## run 1
// TCAM_TOP
module TCAM_TOP (
        input                   CLK
       ,input                   RESET
       ,input                   SEARCH
       ,input                   SETTING
       ,input   [DATA_BITS-1:0] KEY
       ,input   [IDWID-1:0]     SETTING_ID
       ,input   [MASKWID-1:0]   SETTING_MASKID
       ,input   [IDWID-1:0]     SETTING_PRIORITY
       ,output  [IDWID-1:0]     RULEID
       ,output                  SETTING_COMPLETE
       ,output                  SEARCH_COMPLETE
       ,output                  MISMATCH
       ,input                     DDR3_AVL_INIT
       ,input   [SDRAM_DATA-1:0]  DDR3_AVL_READDATA
       ,input                     DDR3_AVL_WAITREQUEST
       ,input                     DDR3_AVL_READDATAVALID
       ,output                    DDR3_AVL_READ
       ,output                    DDR3_AVL_WRITE
       ,output  [SDRAM_ADDR-1:0]  DDR3_AVL_ADDRESS
       ,output  [SDRAM_DATA-1:0]  DDR3_AVL_WRITEDATA
       ,output                    DDR3_AVL_BURSTCOUNT
       ,output                    DDR3_AVL_INITCOMPLETE
	);
Size in the first run: about 6800 cells after synthesis.
make LEC_CHECK=0 ABC_AREA=0 CAP_MARGIN=20 CORE_ASPECT_RATIO=0.53 CORE_MARGIN=9 CORE_UTILIZATION=40 CTS_CLUSTER_SIZE=58 MAX_ROUTING_LAYER=met4 MIN_ROUTING_LAYER=met2 SLEW_MARGIN=10 finish   # period 10.0 ns
run.sh (not shown) runs the stock make flow with config.mk's settings and CLKGATE_MAP_FILE=.
The flow did not stop early for run 1: all stages ran, and the layout cleared the timing, design-rule and antenna checks.
## Diff of input files: run 2 against run 1
# run 1
export LEC_CHECK = 0
export ABC_AREA = 0
export CAP_MARGIN = 20
export CORE_ASPECT_RATIO = 0.53
export CORE_MARGIN = 9
export CORE_UTILIZATION = 40
export CTS_CLUSTER_SIZE = 58
export MAX_ROUTING_LAYER = met4
export MIN_ROUTING_LAYER = met2
export SLEW_MARGIN = 10
create_clock -name core_clock -period 10.0 [get_ports {CLK}]
# run 2
export LEC_CHECK = 0
export CAP_MARGIN = 20
export CORE_MARGIN = 2
export CORE_UTILIZATION = 70
export SETUP_SLACK_MARGIN = 0.72
export SLEW_MARGIN = 20
create_clock -name core_clock -period 3.12 [get_ports {CLK}]
Run 2 | stages: all done | timing, DRC, antenna: all pass
| total routing usage reported by global routing | higher: run 2 |
Run 1 → run 2: setup slack now smaller; buffer share of cell area now larger; placer's final routability congestion estimate now larger.
Class of the worst hold path: register to register -> run 1, primary input to register -> run 2
met3 as the highest-utilization routing layer at the global route stage was reported by run 1, and met2 by run 2.
Run 2 vs run 1, antenna cell count went down by 44.
#### Input delta (run 3 over run 2)
# run 2
export LEC_CHECK = 0
export CAP_MARGIN = 20
export CORE_MARGIN = 2
export CORE_UTILIZATION = 70
export SETUP_SLACK_MARGIN = 0.72
export SLEW_MARGIN = 20
create_clock -name core_clock -period 3.12 [get_ports {CLK}]
# run 3
export LEC_CHECK = 0
export CAP_MARGIN = 35
export CORE_MARGIN = 2
export CORE_UTILIZATION = 72
export CTS_CLUSTER_DIAMETER = 55
export CTS_CLUSTER_SIZE = 17
export PLACE_DENSITY_LB_ADDON = 0.08
export SETUP_SLACK_MARGIN = 0.91
export SLEW_MARGIN = 20
create_clock -name core_clock -period 3.12 [get_ports {CLK}]
[summary]
The higher detailed placer's ending HPWL came out of run 2. | routed via count | run 3 vs run 2 | better |. Lower portion of the clock cycle consumed by the worst path in the final layout among run 3 and run 2: run 3. The run showing the greater total number of placement rows is run 2. Compared with run 2, run 3 shows a transition time at the pin with the least slew margin that is 0.14 ns lower. Tally of clock buffers in the finished layout shrinks by more than 10% when moving from run 2 to run 3. Between run 3 and run 2, worst stage delay on the critical path is lower for run 3, run 2 comes in above that. Run 3 supports a higher top clock frequency than run 2. Summary: worst setup margin, run 3 better than run 2. Run 3: power 0.010 W below run 2. Diff run 3 and run 2: worst hold slack higher in run 3.
Setup changes, run 3 to run 4
# run 3
export LEC_CHECK = 0
export CAP_MARGIN = 35
export CORE_MARGIN = 2
export CORE_UTILIZATION = 72
export CTS_CLUSTER_DIAMETER = 55
export CTS_CLUSTER_SIZE = 17
export PLACE_DENSITY_LB_ADDON = 0.08
export SETUP_SLACK_MARGIN = 0.91
export SLEW_MARGIN = 20
create_clock -name core_clock -period 3.12 [get_ports {CLK}]
# run 4
export LEC_CHECK = 0
export CAP_MARGIN = 35
export CORE_MARGIN = 2
export CORE_UTILIZATION = 72
export CTS_CLUSTER_DIAMETER = 54
export CTS_CLUSTER_SIZE = 17
export HOLD_SLACK_MARGIN = 0.1
export PLACE_DENSITY = 0.42
export SETUP_SLACK_MARGIN = 0.93
export SLEW_MARGIN = 15
create_clock -name core_clock -period 3.12 [get_ports {CLK}]
## What came out
- In summary, run 4 completed successfully, with a layout that passed the timing, design-rule and antenna checks.
- A critical path start-end classification of register to output port is what run 4 shows, while register to register belongs to run 3.
- Max share of the clock period used by the worst path across run 3 and run 4: run 3
- Cmp run 3 and run 4 / clock network fraction of total power / higher: run 4
- Slew at the pin closest to its max-slew limit ended up 0.077 ns lower on run 4 than on run 3.
- Between run 3 and run 4, the design area figures differ only marginally.
- Per the comparison of run 4 with run 3, post-cts gate resize count went up 52%; met3 track utilization from global routing went up 0.46 points; final routed wirelength across all metal layers went down 2.2 mm; routed length on met2 went down about 1.8%.
Power and IR drop assume default switching activity.
